==> cedar: inputs <==
==> flow/design.v (excerpt) <==
module DWT(clk, inp1,inp2,inp3,inp4,inp5,inp6,inp7,inp8, outp1,outp2,outp3,outp4,outp5,outp6,outp7,outp8,dwt_valid);
export LEC_CHECK = 0
export CAP_MARGIN = 20
export CORE_MARGIN = 2
export CORE_UTILIZATION = 70
export CTS_CLUSTER_SIZE = 37
export HOLD_SLACK_MARGIN = 0.27
export SLEW_MARGIN = 20
create_clock -name core_clock -period 2.43 [get_ports {clk}]
run.sh (not shown) runs the stock make flow with config.mk's settings and CLKGATE_MAP_FILE=.
==> willow (differences from cedar) <==
--- a/flow/config.mk
+++ b/flow/config.mk
@@ -9,5 +9,7 @@
 export CORE_MARGIN = 2
-export CORE_UTILIZATION = 70
-export CTS_CLUSTER_SIZE = 37
-export HOLD_SLACK_MARGIN = 0.27
-export SLEW_MARGIN = 20
+export CORE_UTILIZATION = 72
+export CTS_CLUSTER_DIAMETER = 32
+export CTS_CLUSTER_SIZE = 14
+export PLACE_DENSITY = 0.35
+export SETUP_SLACK_MARGIN = -0.14
+export SLEW_MARGIN = 10
==> flow/constraint.sdc (replaced) <==
create_clock -name core_clock -period 2.33 [get_ports {clk}]
set_input_delay 0.4660 -clock core_clock [delete_from_list [all_inputs] [get_ports {clk}]]
set_output_delay 0.4660 -clock core_clock [all_outputs]
set_load 0.01 [all_outputs]
==> yarrow (differences from cedar) <==
--- a/flow/config.mk
+++ b/flow/config.mk
@@ -9,3 +9,3 @@
 export CORE_MARGIN = 2
-export CORE_UTILIZATION = 70
+export CORE_UTILIZATION = 67
 export CTS_CLUSTER_SIZE = 37
==> flow/constraint.sdc (replaced) <==
create_clock -name core_clock -period 2.22 [get_ports {clk}]
set_input_delay 0.4440 -clock core_clock [delete_from_list [all_inputs] [get_ports {clk}]]
set_output_delay 0.4440 -clock core_clock [all_outputs]
set_load 0.01 [all_outputs]
==> qor summary <==
Clock latency on the worst-skew pair: yarrow 0.83 ns; cedar 0.85 ns; willow -
Power density relative to cell area: yarrow 1460 nW/um^2; cedar 1320 nW/um^2; willow -
R2r endpoint: yarrow x1.name[2].u1.pout[5]$_DFF_P_; cedar x2.name[2].u1.pout[6]$_SDFF_PP0_; willow -
Logic depth of the worst setup path including buffers: yarrow 8; cedar 9; willow -
Hold Crit Class: yarrow register to register; cedar register to register; willow -
Total core area: yarrow 122000 sq um; cedar 118000 sq um; willow 114000 sq um
Dpl cells: yarrow 11600; cedar 11300; willow 11400
CP startpoint kind: yarrow register; cedar register; willow -
Worst setup path category: yarrow register to register; cedar register to register; willow -
Run status: yarrow complete, but fails checks; cedar complete, but fails checks; willow did not finish
Failing step: yarrow -; cedar -; willow global routing (5_1_grt)
Layout check failures: yarrow negative setup slack; cedar negative setup slack; willow -
Relative contribution of combinational cells to total power: yarrow 45.3%; cedar 42.9%; willow -
Critical-path cell with the highest stage delay: yarrow sky130_fd_sc_hd__ha_1; cedar sky130_fd_sc_hd__nor3_1; willow -
Max transition margin: yarrow 53.8%; cedar 55.7%; willow -

========
==> violet: inputs <==
==> flow/design.v <==
module avg(input clk, input [7:0]p1, input [7:0]p2, output reg [7:0]pout);
wire [7:0] outp;
assign outp = {1'b0 , p1[7:1]} + {1'b0 , p2[7:1]};
always@(posedge clk)
begin
	pout <= outp;
end 
endmodule
module subtract(input clk, input [7:0]p1, input [7:0]p2, output reg [7:0]pout);
wire [8:0] diff = {1'b0, p1} - {1'b0, p2};
wire [7:0] mag = diff[8] ? (8'd0 - diff[7:0]) : diff[7:0];
always@(posedge clk)
begin
	pout <= mag/2;
end 
endmodule
module wavelet_1d (clk ,pixel ,pix_out);
input clk ;
input [63:0] pixel ;
output reg [63:0] pix_out;
wire [63:0]pix_out_inter;
wire [63:0] out_illusion ;
genvar i;
	generate 
		for(i=0;i<4;i=i+1) 
		begin : name
			avg u0 (clk,pixel[16*i+7:16*i], pixel[16*i+15:16*i+8],out_illusion[8*i+7:8*i]);
			subtract u1 (clk,pixel[16*i+7:16*i], pixel[16*i+15:16*i+8],out_illusion[8*i+39:8*i+32]);
		end
	endgenerate 
	assign pix_out_inter = {out_illusion[31:0],out_illusion[63:32]};
always@(posedge clk)
	begin
		pix_out <= pix_out_inter;
	end
endmodule
module wavelet_2d (clk ,pixel_out1, pixel_out2 ,pixelcol_out1,pixelcol_out2,dwt_valid);
input clk ;
input [63:0] pixel_out1, pixel_out2 ;
output reg [63:0] pixelcol_out1,pixelcol_out2;
output reg dwt_valid;
wire [63:0]pixelcol1_inter,pixelcol2_inter;
wire [63:0] out_illusion20 ;
wire [63:0] out_illusion21;
genvar j;
	generate 
		for(j=0;j<8;j=j+1) 
		begin : name
			avg u0 (clk,pixel_out1[8*j+7:8*j], pixel_out2[8*j+7:8*j],out_illusion20[8*j+7:8*j]);
			subtract u1 (clk,pixel_out2[8*j+7:8*j], pixel_out1[8*j+7:8*j], out_illusion21[8*j+7:8*j]);
		end
	endgenerate 
	assign pixelcol1_inter = out_illusion20;
	assign pixelcol2_inter = out_illusion21;
always@(posedge clk)
	begin
		pixelcol_out1 <= pixelcol1_inter;
		pixelcol_out2 <= pixelcol2_inter;
	   dwt_valid <= 1'b1;
	end
endmodule
module DWT(clk, inp1,inp2,inp3,inp4,inp5,inp6,inp7,inp8, outp1,outp2,outp3,outp4,outp5,outp6,outp7,outp8,dwt_valid);
input clk;
input [63:0]inp1,inp2,inp3,inp4,inp5,inp6,inp7,inp8;
output [63:0] outp1,outp2,outp3,outp4,outp5,outp6,outp7,outp8;
output dwt_valid;
wire [63:0] inp_1d [7:0];
wire [63:0] out_1d [7:0];
wire dwt_valid1, dwt_valid2, dwt_valid3, dwt_valid4;
assign inp_1d [0] = inp1;
assign inp_1d [1] = inp2;
assign inp_1d [2] = inp3;
assign inp_1d [3] = inp4;
assign inp_1d [4] = inp5;
assign inp_1d [5] = inp6;
assign inp_1d [6] = inp7;
assign inp_1d [7] = inp8;
genvar j;
	generate 
		for(j=0;j<8;j=j+1) 
		begin : name
			wavelet_1d u0(clk,inp_1d[j],out_1d[j]);
		end
	endgenerate 
wavelet_2d x1 (clk, out_1d[0],out_1d[1],outp1,outp5,dwt_valid1);
wavelet_2d x2 (clk, out_1d[2],out_1d[3],outp2,outp6,dwt_valid2);
wavelet_2d x3 (clk, out_1d[4],out_1d[5],outp3,outp7,dwt_valid3);
wavelet_2d x4 (clk, out_1d[6],out_1d[7],outp4,outp8,dwt_valid4);
assign dwt_valid = dwt_valid1 && dwt_valid2 && dwt_valid3 && dwt_valid4;
endmodule
==> flow/run.sh <==
#!/bin/bash
# the make line also repeats each setting of config.mk as NAME=value (left out here)
make -C /OpenROAD-flow-scripts/flow DESIGN_CONFIG=/design/flow/config.mk WORK_HOME=/design/flow/orfs CLKGATE_MAP_FILE= finish
==> flow/config.mk <==
export PLATFORM = sky130hd
export DESIGN_NAME = DWT
export DESIGN_NICKNAME = DWT
export VERILOG_FILES = /design/flow/design.v
export SDC_FILE = /design/flow/constraint.sdc
export NUM_CORES = 4
export LEC_CHECK = 0
export CAP_MARGIN = 15
export CORE_MARGIN = 2
export CORE_UTILIZATION = 72
export CTS_CLUSTER_DIAMETER = 351
export CTS_CLUSTER_SIZE = 100
export PLACE_DENSITY_LB_ADDON = 0.01
export SLEW_MARGIN = 20
export TNS_END_PERCENT = 15
==> flow/constraint.sdc <==
create_clock -name core_clock -period 1.71 [get_ports {clk}]
set_input_delay 0.3420 -clock core_clock [delete_from_list [all_inputs] [get_ports {clk}]]
set_output_delay 0.3420 -clock core_clock [all_outputs]
set_load 0.01 [all_outputs]
==> inputs of nickel, as changes to violet <==
- CAP_MARGIN: 15 -> 20
- CORE_UTILIZATION: 72 -> 63
- CTS_CLUSTER_DIAMETER: 351 -> not set
- CTS_CLUSTER_SIZE: 100 -> not set
- PLACE_DENSITY: not set -> 0.57
- PLACE_DENSITY_LB_ADDON: 0.01 -> not set
- SLEW_MARGIN: 20 -> 10
- TNS_END_PERCENT: 15 -> not set
==> flow/constraint.sdc (replaced) <==
create_clock -name core_clock -period 1.54 [get_ports {clk}]
set_input_delay 0.3080 -clock core_clock [delete_from_list [all_inputs] [get_ports {clk}]]
set_output_delay 0.3080 -clock core_clock [all_outputs]
set_load 0.01 [all_outputs]
==> inputs of quartz, as changes to violet <==
- ABC_AREA: not set -> 1
- CAP_MARGIN: 15 -> 20
- CORE_ASPECT_RATIO: not set -> 1.32
- CORE_UTILIZATION: 72 -> 69
- CTS_CLUSTER_DIAMETER: 351 -> not set
- CTS_CLUSTER_SIZE: 100 -> not set
- PLACE_DENSITY_LB_ADDON: 0.01 -> not set
- SETUP_SLACK_MARGIN: not set -> -0.13
- TNS_END_PERCENT: 15 -> not set
==> flow/constraint.sdc (replaced) <==
create_clock -name core_clock -period 2.44 [get_ports {clk}]
set_input_delay 0.4880 -clock core_clock [delete_from_list [all_inputs] [get_ports {clk}]]
set_output_delay 0.4880 -clock core_clock [all_outputs]
set_load 0.01 [all_outputs]
==> results <==
quartz finished with setup timing left. violet failed in 4_1_cts (DPL-0033). nickel failed in 5_1_grt with DPL-0038.
Between violet and quartz, the lower area after synthesis is in violet (gap about 8%, measured against quartz).
In quartz the synthesized cell count is larger than in nickel, by about 35%.
The highest die size belongs to nickel, the lowest to violet.
==> figures <==
| item | violet | nickel | quartz |
|---|---|---|---|
| Most repeated cell in the gate-level netlist after synthesis | sky130_fd_sc_hd__dfxtp_1 | sky130_fd_sc_hd__dfxtp_1 | sky130_fd_sc_hd__nand2_1 |
| Max Root-Sink Buffers | - | 3 | 3 |
| Post-place setup slack | -1.313 ns | -1.361 ns | -0.4473 ns |
| Synth Area in XOR/XNOR | 0.1034 | 0.1034 | 0.05921 |
| Library cells used by synthesis | 49 | 49 | 39 |
| Row count | 124 | 132 | 152 |
| Status | stopped before the end | stopped before the end | finished with violations |
| Stage where the flow stopped | 4_1_cts | 5_1_grt | - |
| Reasons for failing layout checks | - | - | setup timing |
| Chip area line of the yosys report | 82,590 um^2 | 82,590 um^2 | 89,940 um^2 |
| Mean instance size in the synthesized netlist | 10.29 um^2 | 10.29 um^2 | 8.268 um^2 |
| Total placed instance area | 107,100 um^2 | 110,500 um^2 | 105,400 um^2 |
| Syn Inst Count | 8,029 | 8,029 | 10,880 |
| Post CTS Setup Buffer Count | - | 96 | 0 |
| Number of cells in the design after placement | 12,090 | 12,510 | 14,010 |
| CTS Root Cell | - | sky130_fd_sc_hd__clkbuf_16 | sky130_fd_sc_hd__clkbuf_16 |
| Area fraction in mux cells | 0.008726 | 0.008726 | 0 |
Power figures rest on the tool's default switching activity, not on a simulated workload.
